v29:
==> flow/design.v <==
`timescale 1ns / 1ps
module awstm(
        pps,
        tevt,
        evt,
        rst_n,
        clk
    );
    input pps;
    input [31:0] tevt;
    output [31:0] evt;
    input rst_n;
    input clk;
    reg r_pps, r_awspps;
    reg [26:0] r_tcyc;       
    reg [26:0] r_td;         
    reg [30:0] r_awstm;      
    reg [30:0] r_tmev_next;  
    reg [31:0] r_set_tmev;  
    reg [10:0] r_tcor;       
    reg [10:0] r_tcor_max;   
    reg r_pps_lock;          
    wire evt_pps;            
    parameter [26:0] p_cyc_per_sec  = 27'd9_999;   
    parameter [26:0] p_pps_to       = 27'd14_999;  
    parameter [30:0] p_awstm_max    = 31'd99_999;   
    assign evt = r_set_tmev;
    assign evt_pps = pps & ~r_pps;
    wire [26:0] td_abs;
    wire [25:0] tmp1_td_abs;
    wire [25:0] tmp2_td_abs;
    wire [10:0] tmp_tcor_max;
    assign td_abs = (r_td[26] ? (~r_td + 17'd1): r_td);
    genvar i;
    assign tmp1_td_abs[25] = td_abs[25];  
    generate 
        for(i = 24; i >= 0; i=i-1) begin :g_tmp1_td_abs
            assign tmp1_td_abs[i] = td_abs[i+1] | td_abs[i];  
        end 
    endgenerate
    assign tmp2_td_abs[25] = tmp1_td_abs[25];
    generate
        for(i = 24; i >= 0; i=i-1) begin: g_tmp2_td_abs
            assign tmp2_td_abs[i] = tmp1_td_abs[i+1] ^ tmp1_td_abs[i];
        end
    endgenerate
    assign tmp_tcor_max[2:0] = 3'b000;
    generate 
        for(i = 0; i < 7; i=i+1) begin: g_tmp_tcor_max
            assign tmp_tcor_max[i+3] = tmp2_td_abs[25-i]; 
        end
    endgenerate
    assign tmp_tcor_max[10] = (tmp1_td_abs[20] & !tmp2_td_abs[20] ? 1'b0 : 1'b1); 
    always @(posedge clk or negedge rst_n) begin
        if(rst_n == 1'b0) begin
            r_pps <= 1'b0;
            r_awspps <= 1'b0;
            r_pps_lock <= 1'b0;
            r_tcyc <= 27'd0;
            r_td <= 27'd0;
            r_tcor <= 11'd0;
            r_tcor_max <= 11'd1024;
            r_awstm <= 31'd0;
            r_tmev_next <= 31'd0;
            r_set_tmev <= 32'd0;
        end else begin
            r_pps <= pps;
            r_tcyc <= r_tcyc + 1;
            r_tcor_max <= tmp_tcor_max;
            if(r_tcor >= r_tcor_max) begin
                r_tcor <= 10'd0;
            end else begin
                r_tcor <= r_tcor + 1;
            end
            if(r_tcyc == p_cyc_per_sec) begin
                r_awspps <= 1'b1;
            end else begin
                r_awspps <= 1'b0;
            end
            if(evt_pps) begin
                r_pps_lock <= 1'b1;
                r_tcyc <= 27'd0;
                r_td <= r_td + p_cyc_per_sec + ~r_tcyc + 27'd1;
            end else begin
                if(r_tcyc == p_pps_to) begin  
                    r_pps_lock <= 1'b0;
                    r_tcyc <= (p_pps_to - p_cyc_per_sec);     
                end                
            end
            if(r_awstm >= p_awstm_max) begin
                r_awstm <= 31'd0;
            end else begin
                if(r_tcor == r_tcor_max) begin
                    if(r_td[26]) begin  
                        r_awstm <= r_awstm;
                        r_td <= r_td + 27'd1;
                    end else begin  
                        r_awstm <= r_awstm + 31'd2;
                        r_td <= r_td - 27'd1;
                    end
                end else begin
                    r_awstm <= r_awstm + 31'd1;
                end
            end
            if(r_tmev_next == r_awstm || (r_tmev_next + 31'd1) == r_awstm) begin
                r_set_tmev <= {r_pps_lock, r_awstm};
                r_tmev_next <= r_tmev_next + tevt;
            end
            if(r_tmev_next > p_awstm_max) begin
                r_tmev_next <= r_tmev_next + ~p_awstm_max + 31'd1;
            end             
        end
    end
endmodule
Settings: LEC_CHECK=0, ABC_AREA=1, CAP_MARGIN=0, CORE_MARGIN=2, CORE_UTILIZATION=72, CTS_CLUSTER_DIAMETER=320, CTS_CLUSTER_SIZE=11, PLACE_DENSITY=0.37, SLEW_MARGIN=20, TNS_END_PERCENT=5; clock period 2.62 ns.
run.sh (not shown) runs the stock make flow with config.mk's settings and CLKGATE_MAP_FILE=.
The flow completed for v29, but it is not clean: the layout still shows setup timing.
Input changes introduced in v17 (baseline for comparison: v29):
- a change of CORE_UTILIZATION from 72 to 27
- a change of CAP_MARGIN from 0 to 20
- a deleted ABC_AREA that had been 1
- a deleted CTS_CLUSTER_DIAMETER that had been 320
- a deleted CTS_CLUSTER_SIZE that had been 11
- a change of PLACE_DENSITY from 0.37 to 0.6
- a deleted TNS_END_PERCENT that had been 5
- a change of the clock period (ns, I/O delays scaled along) from 2.62 to 4.27
v17 against v29: area added between synthesis and finish shows a reduction of 2.0 points, cell area shows a reduction of 2300 µm², portion of total power attributed to sequential cells shows an increase of 1.3 points, cell count listed in synth_stat.txt shows a reduction of 789.
Re first-pass GRT wire length: v29 and v17 aren't equal, and the higher value belongs to v29.
Looking at the reports, v17 completed the entire flow and the layout it produced met the timing, design-rule and antenna checks.
Post-route clock period utilization (v17 over v29): decrease, 11 points
Going from v29 to v17, count of placed standard cells in the final layout, fillers left out shrinks by 494.
Relative to v29, internal cell power decreased by 27% in v17.
The following lists how v41 was set up differently from v17:
- CORE_UTILIZATION changed from 27 to 46
- SETUP_SLACK_MARGIN newly set to 1.05
- CTS_CLUSTER_DIAMETER newly set to 350
- TNS_END_PERCENT newly set to 10
- CTS_CLUSTER_SIZE newly set to 99
- the clock period (ns, I/O delays scaled along) changed from 4.27 to 3.58
--- outcome ---
- On v41: wire length is 1500 µm higher than what v17 gave.
- Both conditions hold for v41: the flow ran to the end and the final layout passed the timing, design-rule and antenna checks.
- Run comparison: v17 worst setup path endpoint r_tmev_next[4]; v41 worst setup path endpoint r_td[21]
- [compare] base=v17 new=v41: final weighted congestion of routability-driven global placement went up about 2.6%, worst slew margin relative to its limit went down 0.17 points, power density relative to cell area went up about 27%.
- Cmp v17 and v41 / final critical delay including setup and external delays / higher: v17
- ~same clock tree cell share of total cell area in v17 and v41
- Comparing v17 and v41, the higher power share of the clock group is on v17.


RTL: the design.v shown in full above, as it stands there.
make LEC_CHECK=0 ABC_AREA=1 CAP_MARGIN=20 CELL_PAD_IN_SITES_DETAIL_PLACEMENT=2 CELL_PAD_IN_SITES_GLOBAL_PLACEMENT=0 CORE_ASPECT_RATIO=1.56 CORE_MARGIN=7 CORE_UTILIZATION=43 CTS_CLUSTER_DIAMETER=326 GPL_TIMING_DRIVEN=0 MAX_ROUTING_LAYER=met5 SLEW_MARGIN=0 TNS_END_PERCENT=30 finish   # period 7.32 ns
The baseline stopped in detailed placement (3_5_place_dp).
Next try:
- ABC_AREA: 1 -> unset
- CELL_PAD_IN_SITES_DETAIL_PLACEMENT: 2 -> unset
- CELL_PAD_IN_SITES_GLOBAL_PLACEMENT: 0 -> unset
- CORE_ASPECT_RATIO: 1.56 -> unset
- CORE_MARGIN: 7 -> 2
- CORE_UTILIZATION: 43 -> 65
- CTS_CLUSTER_DIAMETER: 326 -> unset
- CTS_CLUSTER_SIZE: unset -> 37
- GPL_TIMING_DRIVEN: 0 -> unset
- MAX_ROUTING_LAYER: met5 -> unset
- SLEW_MARGIN: 0 -> 20
- TNS_END_PERCENT: 30 -> unset
- clock period: 7.32 -> 5.37 ns (I/O delays scaled with it)
What happened:
- The new run went through all stages and came out clean
- die size came out lower by 46%
- synthesized cell count fell by 33%
- area after synthesis came out lower by 11%
Next try:
- ABC_AREA: unset -> 1
- CORE_UTILIZATION: 65 -> 70
- CTS_CLUSTER_DIAMETER: unset -> 362
- CTS_CLUSTER_SIZE: 37 -> 16
- HOLD_SLACK_MARGIN: unset -> -0.1
- clock period: 5.37 -> 2.37 ns (I/O delays scaled with it)
Effect: With this change the flow aborted during global routing (5_1_grt); synthesized area rises by 12%; die area climbs by 4.3%; synthesized cell count grows by 50%.
Next try:
- CTS_CLUSTER_DIAMETER: 362 -> 229
- CTS_CLUSTER_SIZE: 16 -> unset
- clock period: 2.37 -> 2.75 ns (I/O delays scaled with it)
Outcome:
- This time the run passed the timing, design-rule and antenna checks
- synthesized area does not change
- die size does not change
- synthesized cell count is unchanged


Setup of north:
Starts from the design.v that is shown in full above.
export LEC_CHECK = 0
export CAP_MARGIN = 20
export CORE_MARGIN = 2
export CORE_UTILIZATION = 40
export CTS_CLUSTER_DIAMETER = 217
export MAX_ROUTING_LAYER = met4
export SLEW_MARGIN = 20
create_clock -name core_clock -period 6.0 [get_ports {clk}]
north finished end to end and its layout was clean on timing, DRC and antenna.
For south, these inputs were changed with respect to north:
- PLACE_DENSITY_LB_ADDON: unset -> 0.29
- ABC_AREA: unset -> 1
- MAX_ROUTING_LAYER: met4 -> unset
- CTS_CLUSTER_SIZE: unset -> 98
- CORE_ASPECT_RATIO: unset -> 1.06
- TNS_END_PERCENT: unset -> 20
- CORE_UTILIZATION: 40 -> 28
- CTS_CLUSTER_DIAMETER: 217 -> 399
==> results <==
- Diff north -> south: total power now smaller; combinational cell fraction of total power now smaller.
- Total wire length on south is behind north.


RTL: the design.v shown in full above, as it stands there.
export LEC_CHECK = 0
export ABC_AREA = 1
export CAP_MARGIN = 5
export CELL_PAD_IN_SITES_GLOBAL_PLACEMENT = 2
export CORE_MARGIN = 2
export CORE_UTILIZATION = 63
export GPL_TIMING_DRIVEN = 0
export HOLD_SLACK_MARGIN = 0.2
export MIN_ROUTING_LAYER = met2
export PLACE_DENSITY = 0.6
export SLEW_MARGIN = 20
export TNS_END_PERCENT = 35
create_clock -name core_clock -period 6.0 [get_ports {clk}]
The first run aborted during 3_1_place_gp_skip_io.
Then changed:
- CAP_MARGIN: 5 -> 20
- CELL_PAD_IN_SITES_GLOBAL_PLACEMENT: 2 -> unset
- CORE_ASPECT_RATIO: unset -> 0.5
- CORE_UTILIZATION: 63 -> 71
- CTS_CLUSTER_DIAMETER: unset -> 370
- CTS_CLUSTER_SIZE: unset -> 98
- GPL_TIMING_DRIVEN: 0 -> unset
- HOLD_SLACK_MARGIN: 0.2 -> unset
- MIN_ROUTING_LAYER: met2 -> unset
- PLACE_DENSITY: 0.6 -> unset
- PLACE_DENSITY_LB_ADDON: unset -> 0.29
- SETUP_SLACK_MARGIN: unset -> 0.11
- TNS_END_PERCENT: 35 -> 20
Outcome: With this change the flow finished clean; area after synthesis stays the same; synthesized cell count is unchanged; die area falls by 11%.
Then changed:
- CORE_ASPECT_RATIO: 0.5 -> 1.06
- CORE_UTILIZATION: 71 -> 46
First-iteration DRC count drops by a quarter to a third.
Final area goes up slightly.
Sequential power is about the same.
Setup slack improves by 0.052 ns.
Global-route usage went down by 13 points.
Then changed:
- ABC_AREA: 1 -> unset
- CORE_ASPECT_RATIO: 1.06 -> unset
- CORE_UTILIZATION: 46 -> 66
- CTS_CLUSTER_DIAMETER: 370 -> unset
- CTS_CLUSTER_SIZE: 98 -> unset
- PLACE_DENSITY_LB_ADDON: 0.29 -> unset
- SETUP_SLACK_MARGIN: 0.11 -> unset
- TNS_END_PERCENT: 20 -> unset
- clock period: 6.0 -> 4.93 ns (I/O delays scaled with it)
Effect: Final cell count falls by 33%; die size went down by 37%; setup slack gets worse by 1.2 ns; cell area is lower by 11%; sequential share of layout area increases by 3.0 points; global-route usage is higher by 6.1 points; clock power grows by 26%; clock skew decreases by 0.0033 ns; count of clock-buffer cells in the layout fell by 2; critical path depth went down by 4.
Power is estimated from default activity; no workload was simulated.
